Design CPUSystem, start of the top module:
module CPUSystem(Clock, Reset, T, Mem_Address, Mem_WData, Mem_RData, Mem_Read, Mem_Write);
Size in the first run: roughly 3600 cells after synthesis, about 24000 um2 of cells after synthesis.
Settings: LEC_CHECK=0, CAP_MARGIN=20, CORE_MARGIN=2, CORE_UTILIZATION=72, CTS_CLUSTER_DIAMETER=46, CTS_CLUSTER_SIZE=31, SETUP_SLACK_MARGIN=-0.72, SLEW_MARGIN=20; clock period 11.6 ns.
run.sh (not shown) runs the stock make flow with config.mk's settings and CLKGATE_MAP_FILE=.
Then changed:
Settings changed: CORE_UTILIZATION 72 to 40, CTS_CLUSTER_DIAMETER 46 to unset, CTS_CLUSTER_SIZE 31 to unset, SETUP_SLACK_MARGIN -0.72 to unset.
Clock period 11.6 ns to 9.2 ns, I/O delays scaled along.
Result: Via count falls by about 7%; register-to-register slack loses 2.4 ns; die area rises by 78%; final area rises by 2.1%.
Then changed:
Clock period 9.2 ns to 12.0 ns, I/O delays scaled along.
Result:
- The new run completed with no timing, DRC or antenna violations
- cell count stays flat
- total power came out lower by 27%
- via count stays flat
- clock power came out lower by about 35%
- worst setup slack gains 2.2 ns
- critical path depth does not change
- wire length hardly moves
- synthesized cell count is unchanged


CPUSystem again, from the RTL that the note above started with.
clock: 10.6 ns
lec_check: 0
abc_area: 1
cap_margin: 20
core_margin: 2
core_utilization: 72
cts_cluster_diameter: 46
cts_cluster_size: 31
place_density: 0.35
setup_slack_margin: -0.72
slew_margin: 20
Rerun with:
Settings changed: ABC_AREA 1 to default, CTS_CLUSTER_DIAMETER 46 to 47, PLACE_DENSITY 0.35 to default, PLACE_DENSITY_LB_ADDON from default to 0.28, SETUP_SLACK_MARGIN -0.72 to 2.67.
Clock period 10.6 ns to 14.4 ns, I/O delays scaled along.
The changed run went through all stages and came out clean.
Via count shrinks by 3.0%.
First-iteration DRC count grows by 7.2%.
Clock skew shrinks by 8.6 ps.
Die area grows by 0.33%.
Area after synthesis grows by 0.34%.
Wire length grows by 3.5%.
Setup slack improved by 2100 ps.
Combinational power shrinks by 66%.
Critical path depth shrinks by 6.
Rerun with:
Settings changed: CORE_UTILIZATION 72 to 40, CTS_CLUSTER_DIAMETER 47 to default, CTS_CLUSTER_SIZE 31 to default, PLACE_DENSITY_LB_ADDON 0.28 to default, SETUP_SLACK_MARGIN 2.67 to default.
Clock period 14.4 ns to 16.5 ns, I/O delays scaled along.
Final cell count came out higher by 8.5%.
Setup slack gains 1800 ps.
Synthesized cell count does not change.
Power came out lower by 21%.
Via count came out lower by 9.3%.
Global-route usage came out lower by 24 points.
Final area came out higher by 0.40%.
Non-clock buffer count came out higher by 10.
Flip-flop count is unchanged.
Wire length is about the same.
Worst hold slack gains 8.4 ps.
Rerun with:
Settings changed: CORE_UTILIZATION 40 to 66, SETUP_SLACK_MARGIN from default to 2.61.
Clock period 16.5 ns to 9.71 ns, I/O delays scaled along.
The new run went through all stages and came out clean. Non-clock buffer count rose by 43. Clock power went up by 76%. Design area climbs by about 2.5%. Area after synthesis is unchanged. Sequential share of layout area goes down by 0.37 points. Wire length drops by about 1.3%.
Rerun with:
Settings changed: CORE_UTILIZATION 66 to 57, SETUP_SLACK_MARGIN 2.61 to 2.67.
Clock period 9.71 ns to 9.34 ns, I/O delays scaled along.
- The new run completed without violations
- hold slack improves by 4.4 ps
- worst setup slack gets better by 110 ps
- global-route usage fell by 5.9 points
Rerun with:
Settings changed: CORE_UTILIZATION 57 to 72, SETUP_SLACK_MARGIN 2.67 to default.
Clock period 9.34 ns to 6.17 ns, I/O delays scaled along.
After rerunning: The new run completed and failed the layout checks on setup timing. Count of clock-buffer cells in the layout decreases by 7. Die area decreases by 20%. Utilization increases by 16 points. Final cell count decreases by 0.93%. Non-clock buffer count increases by 56. Sequential cell count does not change. Worst setup slack loses 2600 ps. Cell area stays flat. Routed wire length decreases by 2.2%. Global-route usage increases by 9.3 points.


Setup of build 14:
CPUSystem again, from the RTL that the note above started with.
==> flow/config.mk <==
export PLATFORM = sky130hd
export DESIGN_NAME = CPUSystem
export DESIGN_NICKNAME = CPUSystem
export VERILOG_FILES = /design/flow/design.v
export SDC_FILE = /design/flow/constraint.sdc
export NUM_CORES = 4
export LEC_CHECK = 0
export ABC_AREA = 1
export CAP_MARGIN = 20
export CORE_ASPECT_RATIO = 0.99
export CORE_MARGIN = 2
export CORE_UTILIZATION = 72
export CTS_CLUSTER_SIZE = 78
export HOLD_SLACK_MARGIN = 0.07
export PLACE_DENSITY = 0.35
export SLEW_MARGIN = 20
==> flow/constraint.sdc <==
create_clock -name core_clock -period 5.11 [get_ports {Clock}]
set_input_delay 1.0220 -clock core_clock [delete_from_list [all_inputs] [get_ports {Clock}]]
set_output_delay 1.0220 -clock core_clock [all_outputs]
set_load 0.01 [all_outputs]
Although build 14 finished all stages, its layout failed final checks on negative setup slack.
Setup changes, build 14 to build 36
--- a/flow/config.mk
+++ b/flow/config.mk
@@ -9,2 +9,4 @@
-export CAP_MARGIN = 20
-export CORE_ASPECT_RATIO = 0.99
+export CAP_MARGIN = 10
+export CELL_PAD_IN_SITES_DETAIL_PLACEMENT = 0
+export CELL_PAD_IN_SITES_GLOBAL_PLACEMENT = 0
+export CORE_ASPECT_RATIO = 0.82
@@ -13,4 +15,7 @@
-export CTS_CLUSTER_SIZE = 78
-export HOLD_SLACK_MARGIN = 0.07
-export PLACE_DENSITY = 0.35
-export SLEW_MARGIN = 20
+export CTS_CLUSTER_DIAMETER = 231
+export GPL_ROUTABILITY_DRIVEN = 1
+export MAX_ROUTING_LAYER = met5
+export MIN_ROUTING_LAYER = met1
+export PLACE_DENSITY = 0.37
+export SETUP_SLACK_MARGIN = -0.06
+export SLEW_MARGIN = 30
[summary]
Build 36 ran in full, but the layout does not pass; the checks complain about negative setup slack.
Between build 14 and build 36, the flow reports aggregate routed wire length decreasing slightly.
Against build 14, build 36 reports a area added between synthesis and finish that is higher.
A cell type of the slowest stage on the worst timing path of sky130_fd_sc_hd__dfxtp_4 is what build 36 shows, while sky130_fd_sc_hd__fa_2 belongs to build 14.
Compared with build 14, build 36 shows a higher number of nets in the finished design.
Build 36 vs. build 14: wire length on met2 lower, total track usage roughly the same, hold slack roughly the same, multi-input logic area higher, post-placement worst setup slack higher.
Of build 36 and build 14, it is build 36 that has the lower fmax.
Power figures rest on the tool's default switching activity, not on a simulated workload.
